==> flow/design.v (excerpt) <==
module rv32i_core(clk,rst,imem_data,dmem_rdata,  
                  imem_addr,dmem_addr,dmem_wdata,dmem_we,dmem_size  
                  );
Size: about 1500 flip-flops, about 170 I/O pins.
Settings: LEC_CHECK=0, CAP_MARGIN=20, CORE_MARGIN=2, CORE_UTILIZATION=66, CTS_CLUSTER_SIZE=41, SETUP_SLACK_MARGIN=1.43, SLEW_MARGIN=20; clock period 5.71 ns.
run.sh (not shown) runs the stock make flow with config.mk's settings and CLKGATE_MAP_FILE=.
The starting point ended with an error in global routing.
==> next run, changes <==
Settings changed: CORE_UTILIZATION 66 to 40, CTS_CLUSTER_SIZE 41 to default, SETUP_SLACK_MARGIN 1.43 to default.
Clock period 5.71 ns to 7.86 ns, I/O delays scaled along.
Result:
- The new run ran to the end with no violations
- synthesized cell count stays the same
- synthesized area is unchanged
- die area goes up by 64%
==> next run, changes <==
Settings changed: CORE_UTILIZATION 40 to 72, CTS_CLUSTER_SIZE from default to 37, HOLD_SLACK_MARGIN from default to 0.29, PLACE_DENSITY from default to 0.64, SETUP_SLACK_MARGIN from default to 1.23.
Clock period 7.86 ns to 4.56 ns, I/O delays scaled along.
This time the run ended with an error in clock tree synthesis on DPL-0033.
Die size goes down by well over a third.
Synthesized cell count is unchanged.
Synthesized area does not change.
==> next run, changes <==
Settings changed: CORE_UTILIZATION 72 to 68, CTS_CLUSTER_SIZE 37 to 41, HOLD_SLACK_MARGIN 0.29 to default, PLACE_DENSITY 0.64 to default, SETUP_SLACK_MARGIN 1.23 to 1.31.
Clock period 4.56 ns to 5.58 ns, I/O delays scaled along.
The new run aborted during global routing.
Area after synthesis stays the same.
Die size is higher by 5.8%.
Synthesized cell count does not change.

* * *

== lane 5 ==
Starting RTL as in the previous note.
make LEC_CHECK=0 ABC_AREA=1 CAP_MARGIN=20 CELL_PAD_IN_SITES_DETAIL_PLACEMENT=1 CELL_PAD_IN_SITES_GLOBAL_PLACEMENT=2 CORE_MARGIN=7 CORE_UTILIZATION=57 CTS_CLUSTER_DIAMETER=61 GPL_TIMING_DRIVEN=1 HOLD_SLACK_MARGIN=0.24 MAX_ROUTING_LAYER=met5 MIN_ROUTING_LAYER=met2 SETUP_SLACK_MARGIN=-0.16 SLEW_MARGIN=5 TNS_END_PERCENT=60 finish   # period 7.36 ns
Status(lane 5) = ERROR, stage = global placement without I/O (3_1_place_gp_skip_io)
[inputs] lane 1 vs lane 5
Settings: CORE_UTILIZATION now 67, was 57; CORE_MARGIN now 2, was 7; CELL_PAD_IN_SITES_DETAIL_PLACEMENT no longer set, was 1; HOLD_SLACK_MARGIN no longer set, was 0.24; SETUP_SLACK_MARGIN no longer set, was -0.16; TNS_END_PERCENT no longer set, was 60; SLEW_MARGIN now 35, was 5; CELL_PAD_IN_SITES_GLOBAL_PLACEMENT no longer set, was 2; MAX_ROUTING_LAYER no longer set, was met5; MIN_ROUTING_LAYER no longer set, was met2; CTS_CLUSTER_SIZE now 36, previously not set; ABC_AREA no longer set, was 1; CTS_CLUSTER_DIAMETER no longer set, was 61; GPL_TIMING_DRIVEN no longer set, was 1; the clock period (ns, I/O delays scaled along) now 5.74, was 7.36.
--- outcome ---
- Compared to lane 5, lane 1 was floorplanned on a smaller die.
- In lane 1 the sequential area share after synthesis turned out 1.0 points higher than in lane 5.
- As of lane 1, yosys-reported design area after synthesis had fallen slightly compared to lane 5.
- Compared with lane 5, lane 1 shows floorplan utilization higher by 10 points.
- Flow for lane 1 halted at global routing (5_1_grt), error code GRT-0232.
- Note that the number of cells in the yosys synthesis report recorded for lane 1 amounts to 0.61 times the value seen in lane 5.
- Synthesized cell area (higher): lane 5

* * *

Setup of run A:
rv32i_core again, from the RTL that the note above started with.
export LEC_CHECK = 0
export CAP_MARGIN = 5
export CORE_ASPECT_RATIO = 1.33
export CORE_MARGIN = 4
export CORE_UTILIZATION = 28
export GPL_TIMING_DRIVEN = 0
export PLACE_DENSITY = 0.6
export SLEW_MARGIN = 20
export TNS_END_PERCENT = 100
create_clock -name core_clock -period 7.11 [get_ports {clk}]
Final checks on run A, whose flow otherwise completed, came back failing, citing setup timing.
Changes in run B relative to run A:
==> flow/config.mk <==
export PLATFORM = sky130hd
export DESIGN_NAME = rv32i_core
export DESIGN_NICKNAME = rv32i_core
export VERILOG_FILES = /design/flow/design.v
export SDC_FILE = /design/flow/constraint.sdc
export NUM_CORES = 4
export LEC_CHECK = 0
export CAP_MARGIN = 20
export CORE_MARGIN = 2
export CORE_UTILIZATION = 68
export CTS_CLUSTER_SIZE = 41
export SETUP_SLACK_MARGIN = 1.61
export SLEW_MARGIN = 20
==> flow/constraint.sdc <==
create_clock -name core_clock -period 5.6 [get_ports {clk}]
set_input_delay 1.1200 -clock core_clock [delete_from_list [all_inputs] [get_ports {clk}]]
set_output_delay 1.1200 -clock core_clock [all_outputs]
set_load 0.01 [all_outputs]
Findings:
- Layout checks on run A: not met. Flow itself completed; violations: setup timing.
- Run B never completed; the flow aborted with a tool error in 4_1_cts.
- In the tables for run B and run A, die outline width reads higher with run A.
- Relative to run A, HPWL after detailed placement has gone down in run B.
- Diff run A -> run B | height of the chip | down by more than a quarter
- Taking run B over run A, the core box area ratio works out to 0.41.
- Run B vs run A, initial cell density of the core went up by 41 points.
- Taking run A over run B, the total die size ratio works out to 2.4.
- Diff run B and run A: number of cell rows higher in run A
Relative to run B, the following input files were edited for run C:
==> flow/config.mk <==
export PLATFORM = sky130hd
export DESIGN_NAME = rv32i_core
export DESIGN_NICKNAME = rv32i_core
export VERILOG_FILES = /design/flow/design.v
export SDC_FILE = /design/flow/constraint.sdc
export NUM_CORES = 4
export LEC_CHECK = 0
export CAP_MARGIN = 5
export CORE_MARGIN = 2
export CORE_UTILIZATION = 66
export CTS_CLUSTER_SIZE = 35
export SLEW_MARGIN = 30
==> flow/constraint.sdc <==
create_clock -name core_clock -period 5.78 [get_ports {clk}]
set_input_delay 1.1560 -clock core_clock [delete_from_list [all_inputs] [get_ports {clk}]]
set_output_delay 1.1560 -clock core_clock [all_outputs]
set_load 0.01 [all_outputs]
--- outcome ---
From run C to run B, total of buffers placed on input and output ports did not move at all. Relative to run B, the placed cell count measured on run C has decreased slightly. What ended run C was a tool error in 5_1_grt; the run never finished. Row count, run C and run B: larger value in run C. Area enclosed by the die boundary on run C is behind run B.
The inputs of run D differ from those of run C as listed below.
==> flow/config.mk <==
export PLATFORM = sky130hd
export DESIGN_NAME = rv32i_core
export DESIGN_NICKNAME = rv32i_core
export VERILOG_FILES = /design/flow/design.v
export SDC_FILE = /design/flow/constraint.sdc
export NUM_CORES = 4
export LEC_CHECK = 0
export CAP_MARGIN = 20
export CORE_MARGIN = 2
export CORE_UTILIZATION = 66
export SLEW_MARGIN = 30
### Flow results
- Area after synthesis came out exactly the same in run C and run D.
- Taking run C as the reference, in run D clock sink count roughly the same, synthesized cell count has remained practically unchanged, sum of net half-perimeters after detailed placement saw little to no change.
- Run D: aborted in 5_1_grt (tool error)
- Run C: it failed with a tool error in 5_1_grt, so there are no final results.
- Reported for run C and run D, post-synth area from yosys stat turned out identical to the last digit.
- Diff run C..run D | level count of the clock H-tree | unchanged
- Fraction of synthesis flops using an asynchronous set or reset pin: run D vs run C identical
> inputs changed (run D -> run E)
-- flow/config.mk --
<<< run D, line 8
export CAP_MARGIN = 20
export CORE_MARGIN = 2
export CORE_UTILIZATION = 66
export SLEW_MARGIN = 30
>>> run E, line 8
export CAP_MARGIN = 20
export CORE_MARGIN = 2
export CORE_UTILIZATION = 68
export SETUP_SLACK_MARGIN = -0.27
export SLEW_MARGIN = 20
==> flow/constraint.sdc <==
create_clock -name core_clock -period 4.96 [get_ports {clk}]
set_input_delay 0.9920 -clock core_clock [delete_from_list [all_inputs] [get_ports {clk}]]
set_output_delay 0.9920 -clock core_clock [all_outputs]
set_load 0.01 [all_outputs]
==> results <==
Run E terminated abnormally: 5_1_grt reported GRT-0232. Sort run E and run D by core footprint, descending, and run D comes first. In the tables for run E and run D, number of placed instances, taps included reads higher with run E. Relative to run D, the die size of run E is lower by about 3%. NOTE x dimension of the die run D->run E decreased slightly. Compared with run D, run E shows count of standard-cell rows that has gone down slightly. Going from run D to run E, the count of buffers added by post-CTS timing repair for setup was found to have gone down by 25. Compared with run D, run E shows a higher floorplan-stage core utilization. Of run E and run D, the higher floorplan die height belongs to run D.
The following lists how run F was set up differently from run E:
==> flow/config.mk <==
export PLATFORM = sky130hd
export DESIGN_NAME = rv32i_core
export DESIGN_NICKNAME = rv32i_core
export VERILOG_FILES = /design/flow/design.v
export SDC_FILE = /design/flow/constraint.sdc
export NUM_CORES = 4
export LEC_CHECK = 0
export ABC_AREA = 1
export CAP_MARGIN = 20
export CORE_MARGIN = 2
export CORE_UTILIZATION = 58
export CTS_CLUSTER_DIAMETER = 354
export CTS_CLUSTER_SIZE = 21
export HOLD_SLACK_MARGIN = 0.29
export SLEW_MARGIN = 20
==> flow/constraint.sdc <==
create_clock -name core_clock -period 4.36 [get_ports {clk}]
set_input_delay 0.8720 -clock core_clock [delete_from_list [all_inputs] [get_ports {clk}]]
set_output_delay 0.8720 -clock core_clock [all_outputs]
set_load 0.01 [all_outputs]
Findings:
Every stage of run F finished as expected; the final checks, on the other hand, flagged setup timing, which means the layout fails.
Diff run E and run F: post-synthesis instance total higher in run F
Compared with run E, in run F sequential fraction of the synthesis area now sits lower, share of synthesized cell area in and-or and or-and compound cells rose 7.2 points.
Higher count of cells resized by post-cts repair among run E and run F: run F

* * *

## the baseline
Starting RTL as in the previous note.
Settings: LEC_CHECK=0, ABC_AREA=1, CAP_MARGIN=10, CELL_PAD_IN_SITES_GLOBAL_PLACEMENT=2, CORE_MARGIN=10, CORE_UTILIZATION=24, CTS_CLUSTER_DIAMETER=207, GPL_TIMING_DRIVEN=0, MAX_ROUTING_LAYER=met4, MIN_ROUTING_LAYER=met2, SETUP_SLACK_MARGIN=-0.16, SLEW_MARGIN=5, TNS_END_PERCENT=60; clock period 13.9 ns.
The baseline did not finish; a tool error ended it in global routing (5_1_grt).
Modified inputs, the candidate compared to the baseline
Settings: CAP_MARGIN: 10 -> 35; CTS_CLUSTER_DIAMETER: 207 -> 183; CELL_PAD_IN_SITES_DETAIL_PLACEMENT: unset -> 2; CELL_PAD_IN_SITES_GLOBAL_PLACEMENT: 2 -> unset; CTS_CLUSTER_SIZE: unset -> 56; TNS_END_PERCENT: 60 -> unset; SETUP_SLACK_MARGIN: -0.16 -> unset; CORE_MARGIN: 10 -> 2; CORE_UTILIZATION: 24 -> 71; GPL_ROUTABILITY_DRIVEN: unset -> 0; MAX_ROUTING_LAYER: met4 -> unset; the clock period (ns, I/O delays scaled along): 13.9 -> 12.3.
[summary]
Count of pins on the block boundary came out exactly the same in the candidate and the baseline. Summary of the comparison: die height is lower in the candidate, relative to the baseline. The candidate vs the baseline, starting utilization of the core area went up by 47 points. The candidate never completed; the flow aborted with a tool error in detailed placement (3_5_place_dp). Summary of the comparison: die area is lower in the candidate, relative to the baseline. As of the candidate, chip width had fallen by more than a quarter compared to the baseline. From the candidate to the baseline, yosys-reported design area after synthesis did not move at all.
